Setup of onyx:
==> flow/design.v (excerpt) <==
module ascon
(
    input  logic         clock,            
    input  logic         reset_n,          
    input  logic         i_sys_enable,     
    input  logic         i_start,          
    input  logic         i_data_valid,     
    input  logic [ 63:0] i_data,           
    input  logic [127:0] i_key,            
    input  logic [127:0] i_nonce,          
    output logic [ 63:0] o_cipher,         
    output logic [127:0] o_tag,            
    output logic         o_valid_cipher,   
    output logic         o_done,           
    output logic         o_ready           
);
export LEC_CHECK = 0
export CAP_MARGIN = 20
export CELL_PAD_IN_SITES_GLOBAL_PLACEMENT = 0
export CORE_MARGIN = 9
export CORE_UTILIZATION = 26
export CTS_CLUSTER_SIZE = 53
export SLEW_MARGIN = 20
create_clock -name core_clock -period 4.89 [get_ports {clock}]
run.sh (not shown) runs the stock make flow with config.mk's settings and CLKGATE_MAP_FILE=.
No stage failed in onyx, and the final checks on the layout all came back clean.
The following lists how harbor was set up differently from onyx:
Settings: CTS_CLUSTER_DIAMETER: unset -> 400; CORE_MARGIN: 9 -> 2; ABC_AREA: unset -> 1; CELL_PAD_IN_SITES_GLOBAL_PLACEMENT: 0 -> unset; CTS_CLUSTER_SIZE: 53 -> 15; CORE_UTILIZATION: 26 -> 70; the clock period (ns, I/O delays scaled along): 4.89 -> 3.45.
Findings:
harbor vs onyx — number of cells produced by synthesis climbed by more than half. Note that the die size recorded for harbor amounts to 0.35 times the value seen in onyx. Across onyx and harbor, a clean result was obtained everywhere but in harbor. On placed cell count: between onyx and harbor, it ends up higher for harbor. Delta (harbor minus onyx): cell row count -65, floorplan die width decreased by about 40% relative to the old numbers, sink count of the clock tree was more or less identical, number of resized instances in the post-cts repair step went up 2. The mean instance size in the synthesized netlist of harbor is lower than that of onyx.
## Diff of input files: xenon against harbor
Settings: clearing CTS_CLUSTER_DIAMETER, which used to be 400; clearing CTS_CLUSTER_SIZE, which used to be 15; clearing ABC_AREA, which used to be 1; swapping 70 for 40 in CORE_UTILIZATION; swapping 3.45 for 5.85 in the clock period (ns, I/O delays scaled along).
Notes after the runs:
Summary of xenon over harbor: die area shows an increase of about 80%; setup slack at placement shows an increase of 1.47 ns; width of the die shows an increase of about 33%. [compare] base=harbor new=xenon: sequential element share of the synthesized area shows a reduction of 0.64 points, placed wire-length estimate shows a reduction of 11%, number of core rows shows an increase of about 34%, adder-cell share of the synthesized area shows an increase of 1.9 points, area after synthesis shows an increase of 2.5%. Summary of xenon over harbor: post-synth area from yosys stat higher; synthesized cell count lower. For xenon, the largest combinational cell category by area was XOR/XNOR gates, unlike harbor, where it was simple AND/OR/NAND/NOR gates. Looking across harbor and xenon, the single run that reached the end with no open violations was xenon.
diff inputs: xenon => raven
Settings: swapping 40 for 23 in CORE_UTILIZATION; swapping 5.85 for 14.5 in the clock period (ns, I/O delays scaled along).
[summary]
For overall die height, dividing the value from raven by the value from xenon gives 1.3. Re relative slew slack: xenon was higher than raven. Cmp xenon and raven / routed wire length / lower: xenon. Compare xenon and raven | combined global-route utilization of all metal layers higher: xenon. In raven, via count is higher than in xenon. Post-route non-filler standard cell count (raven / xenon): 1.15. In the flow results for xenon and raven, the area added between synthesis and finish is larger on raven.
Setup changes, raven to pepper
Settings: CTS_CLUSTER_SIZE newly set to 51; CORE_UTILIZATION changed from 23 to 72; SETUP_SLACK_MARGIN newly set to 1.25; MAX_ROUTING_LAYER newly set to met4; the clock period (ns, I/O delays scaled along) changed from 14.5 to 4.3.
- pepper: it failed with a tool error in clock tree synthesis (4_1_cts), so there are no final results.
- Looking at number of instances in the placed design, pepper sits below raven.
- On post-place setup slack, pepper does worse than raven.
- For placer's final routability congestion estimate, dividing the value from pepper by the value from raven gives 1.14.
- Re Yosys chip area: no difference whatsoever between pepper and raven.
- For post-place instance area, pepper and raven come out practically identical.
- Comparing pepper and raven, the higher overall chip area is on raven.
- pepper vs raven, core outline area went down by about 70%.
- raven -> pepper: share of the yosys chip area belonging to registers delta 0, exact match
[inputs] yarrow vs pepper
Settings: removing CTS_CLUSTER_SIZE (formerly 51); removing SETUP_SLACK_MARGIN (formerly 1.25); changing CORE_UTILIZATION from 72 to 71; changing the clock period (ns, I/O delays scaled along) from 4.3 to 3.8.
Findings:
yarrow — core footprint 0.68% higher, pepper as reference. Per the comparison of yarrow with pepper, total instance count after detailed placement increased by 126 relative to the old numbers, placed standard-cell area increased by 0.44% relative to the old numbers, overall chip area increased by about 1.4% relative to the old numbers, chip width increased by 0.69% relative to the old numbers, worst setup slack before clock tree synthesis decreased by 0.18 ns relative to the old numbers. From the logs: yarrow reached the end of the flow and failed the layout checks with setup timing.

* * *

Starting RTL as in the previous note.
make LEC_CHECK=0 CAP_MARGIN=20 CORE_MARGIN=2 CORE_UTILIZATION=65 SLEW_MARGIN=20 finish   # period 9.82 ns
Next try:
Settings changed: ABC_AREA set to 1, CORE_UTILIZATION 65 to 72, CTS_CLUSTER_DIAMETER set to 372, CTS_CLUSTER_SIZE set to 98.
Clock period 9.82 ns to 7.21 ns, I/O delays scaled along.
Result:
- With this change the flow did not get past global routing
- synthesized area drops by a few percent
- die size falls by roughly a tenth
- synthesized cell count rose by well over a third

* * *

ascon again, from the RTL that the note above started with.
Settings: LEC_CHECK=0, ABC_AREA=0, CAP_MARGIN=25, CELL_PAD_IN_SITES_DETAIL_PLACEMENT=2, CORE_ASPECT_RATIO=0.55, CORE_MARGIN=2, CORE_UTILIZATION=25, GPL_ROUTABILITY_DRIVEN=0, PLACE_DENSITY_LB_ADDON=0.01, SETUP_SLACK_MARGIN=-0.39, SLEW_MARGIN=15, TNS_END_PERCENT=50; clock period 6.28 ns.
Then changed:
Settings changed: ABC_AREA 0 to not set, CAP_MARGIN 25 to 20, CELL_PAD_IN_SITES_DETAIL_PLACEMENT 2 to not set, CORE_ASPECT_RATIO 0.55 to not set, CORE_UTILIZATION 25 to 53, GPL_ROUTABILITY_DRIVEN 0 to not set, PLACE_DENSITY_LB_ADDON 0.01 to not set, SETUP_SLACK_MARGIN -0.39 to not set, SLEW_MARGIN 15 to 20, TNS_END_PERCENT 50 to not set.
Clock period 6.28 ns to 5.85 ns, I/O delays scaled along.
Critical path depth came out higher by 3.
Hold slack gets worse by 0.022 ns.
Setup slack is better by 0.059 ns.
Then changed:
Settings changed: CORE_UTILIZATION 53 to 71, PLACE_DENSITY set to 0.64.
Clock period 5.85 ns to 3.97 ns, I/O delays scaled along.
Result: This time the run finished with negative setup slack left; routed wire length fell by 2.1%; worst hold slack got worse by 0.31 ns; fmax rose by 14%; clock skew fell by 0.013 ns; non-clock buffer count rose by 213; cell area rose by 1.8%; count of clock-buffer cells in the layout fell by 13; setup slack got worse by 1.3 ns; final cell count fell by 1.6%; global-route usage rose by 14 points.
